Design c6502, start of the top module:
module c6502
(
    input               clock,
    input               ce,
    input               reset_n,
    output      [15:0]  address,
    input       [ 7:0]  in,
    output reg  [ 7:0]  out,
    output reg          we
);
Size: about 2200 cells after synthesis, roughly 36 I/O pins, ~0.014 mm² of cells after synthesis.
Settings: LEC_CHECK=0, ABC_AREA=1, CAP_MARGIN=0, CORE_MARGIN=2, CORE_UTILIZATION=71, CTS_CLUSTER_SIZE=15, PLACE_DENSITY_LB_ADDON=0.02, SETUP_SLACK_MARGIN=0.59, SLEW_MARGIN=20, TNS_END_PERCENT=5; clock period 4.02 ns.
run.sh (not shown) runs the stock make flow with config.mk's settings and CLKGATE_MAP_FILE=.
The first run failed in 5_1_grt.
Next try:
Settings changed: CAP_MARGIN 0 to 20, CORE_UTILIZATION 71 to 67, CTS_CLUSTER_SIZE 15 to unset, PLACE_DENSITY_LB_ADDON 0.02 to unset, SETUP_SLACK_MARGIN 0.59 to unset, TNS_END_PERCENT 5 to unset.
Clock period 4.02 ns to 6.77 ns, I/O delays scaled along.
Outcome:
- With this change the flow finished with timing, DRC and antenna clean
- synthesized cell count does not change
- die size rises by 5.8%
- area after synthesis stays the same
Next try:
Settings changed: ABC_AREA 1 to unset, CORE_UTILIZATION 67 to 40.
Clock period 6.77 ns to 7.24 ns, I/O delays scaled along.
Effect:
- core utilization drops by 30 points
- power drops by roughly a tenth
- hold slack improved by 5.4 ps
- wire length drops by a few percent
- via count drops by roughly a tenth
- clock-buffer cell count climbs by 8
- setup slack got worse by 700 ps
- global-route usage drops by 21 points
Next try:
Settings changed: CORE_MARGIN 2 to 7, SETUP_SLACK_MARGIN set to -0.02, SLEW_MARGIN 20 to 35.
Clock period 7.24 ns to 4.49 ns, I/O delays scaled along.
Effect: Worst setup slack got worse by 930 ps. Synthesized area does not change. Design area rises by 6.8%. Total power goes up by 75%. Final cell count went up by 5.5%. Clock skew is lower by 3.0 ps. Clock-buffer cell count is lower by 6. First-iteration DRC count shrinks by 7.9%. Core utilization increases by 3.0 points. Routed wire length climbs by 5.7%.
Next try:
Settings changed: SETUP_SLACK_MARGIN -0.02 to unset, SLEW_MARGIN 35 to 20.
Clock period 4.49 ns to 9.91 ns, I/O delays scaled along.
Effect:
- wire length shrinks by about 6%
- synthesized area does not change
- synthesized cell count is unchanged
- first-iteration DRC count is lower by about 2.3%
- clock-buffer cell count goes down by 2
- cell count shrinks by about 5%
- global-route usage drops by 1.6 points
- worst setup slack gets better by 2800 ps
- power came out lower by about 60%
- core utilization drops by 2.8 points
- register-to-register slack is better by 3900 ps

* * *

== run A ==
Starting RTL as in the previous note.
// c6502
module c6502
(
    input               clock,
    input               ce,
    input               reset_n,
    output      [15:0]  address,
    input       [ 7:0]  in,
    output reg  [ 7:0]  out,
    output reg          we
);
Settings: LEC_CHECK=0, CAP_MARGIN=20, CORE_MARGIN=2, CORE_UTILIZATION=54, CTS_CLUSTER_DIAMETER=389, CTS_CLUSTER_SIZE=17, PLACE_DENSITY=0.37, SETUP_SLACK_MARGIN=-0.65, SLEW_MARGIN=20; clock period 10.0 ns.
Inputs modified between run A and run B:
- an added TNS_END_PERCENT of 10
- a change of CORE_MARGIN from 2 to 10
- a change of CTS_CLUSTER_SIZE from 17 to 98
Results
Reported for run A and run B, count of clock-buffer cells in the layout turned out identical to the last digit. Run A -> run B: register cell area after layout flat. The total global routing track utilization of run B falls short of that of run A by 8.4 points. Routed wire length on run B is down relative to run A. Width of the die went up by a little under 10% going from run A to run B. Total chip power (lower): run A. Run A and run B ended up with roughly the same final standard cell area without fillers. Run B vs. run A: sequential element share of the synthesized area comparable, placed instance area ~0 delta, floorplan die area higher.
The following lists how run C was set up differently from run B:
- CORE_MARGIN now 2, was 10
- PLACE_DENSITY now 0.86, was 0.37
- TNS_END_PERCENT no longer set, was 10
- CTS_CLUSTER_DIAMETER now 225, was 389
- CTS_CLUSTER_SIZE now 100, was 98
### Flow results
From run B to run C the numbers moved as follows: required arrival time at the worst endpoint did not really move; detailed-route via count shows an increase of 364; aggregate routed wire length moved down; worst setup slack up 0.31 ns. Delay of the slowest cell on the worst path: run C < run B. Measured against each other, run C and run B differ in worst hold slack, the lower figure coming from run C. For the per-cell via count in the routed design, run C came in 0.18 higher than run B did.
Inputs modified between run C and run D:
- changing CORE_UTILIZATION from 54 to 40
- removing CTS_CLUSTER_SIZE (formerly 100)
- removing SETUP_SLACK_MARGIN (formerly -0.65)
- removing PLACE_DENSITY (formerly 0.86)
- removing CTS_CLUSTER_DIAMETER (formerly 225)
Re final cell count: run D and run C aren't equal, and the lower value belongs to run C. Against run C as the reference, run D delivers a lower cell area power density. Die: run D bigger than run C. As far as sequential cell count goes, run C and run D are indistinguishable; the numbers are identical. Looking at design area across run D and run C, the one that comes out higher is run D. Compared with run C, in run D clock edge transition at the registers on the reported setup and hold paths shows no meaningful change, detail-routed via count per cell shows a reduction of about 8%, final total power lost 0.77%. On non-clock buffer share of cell area, run D and run C are neck and neck. Post-route clock period utilization delta for run D relative to run C: 2.2 points higher. Re area growth from synthesis to layout: run D is 0.75 points up on run C.
Modified inputs, run E compared to run D
- changing CORE_UTILIZATION from 40 to 63
- changing the clock period (ns, I/O delays scaled along) from 10.0 to 4.49
Results
- met3 routed wirelength of run E exceeds that of run D by more than half.
- Run E ends up with a count of cells resized by post-cts repair that is 8 higher than in run D.
- Per the comparison of run E with run D, combinational power now larger; total power rose about 140%; worst vdd rail ir drop picked up an extra 0.00013 V.
- [compare] base=run D new=run E: die boundary height has decreased, critical path depth grew by 1, number of tap cells inserted decreased about 38%, total non-filler cell area in the finished layout increased by 4.7% relative to the old numbers.
- For sequential power, dividing the value from run D by the value from run E gives 0.46.
- Routed via count in run E is 1471 higher than in run D
Power is estimated from default activity; no workload was simulated.
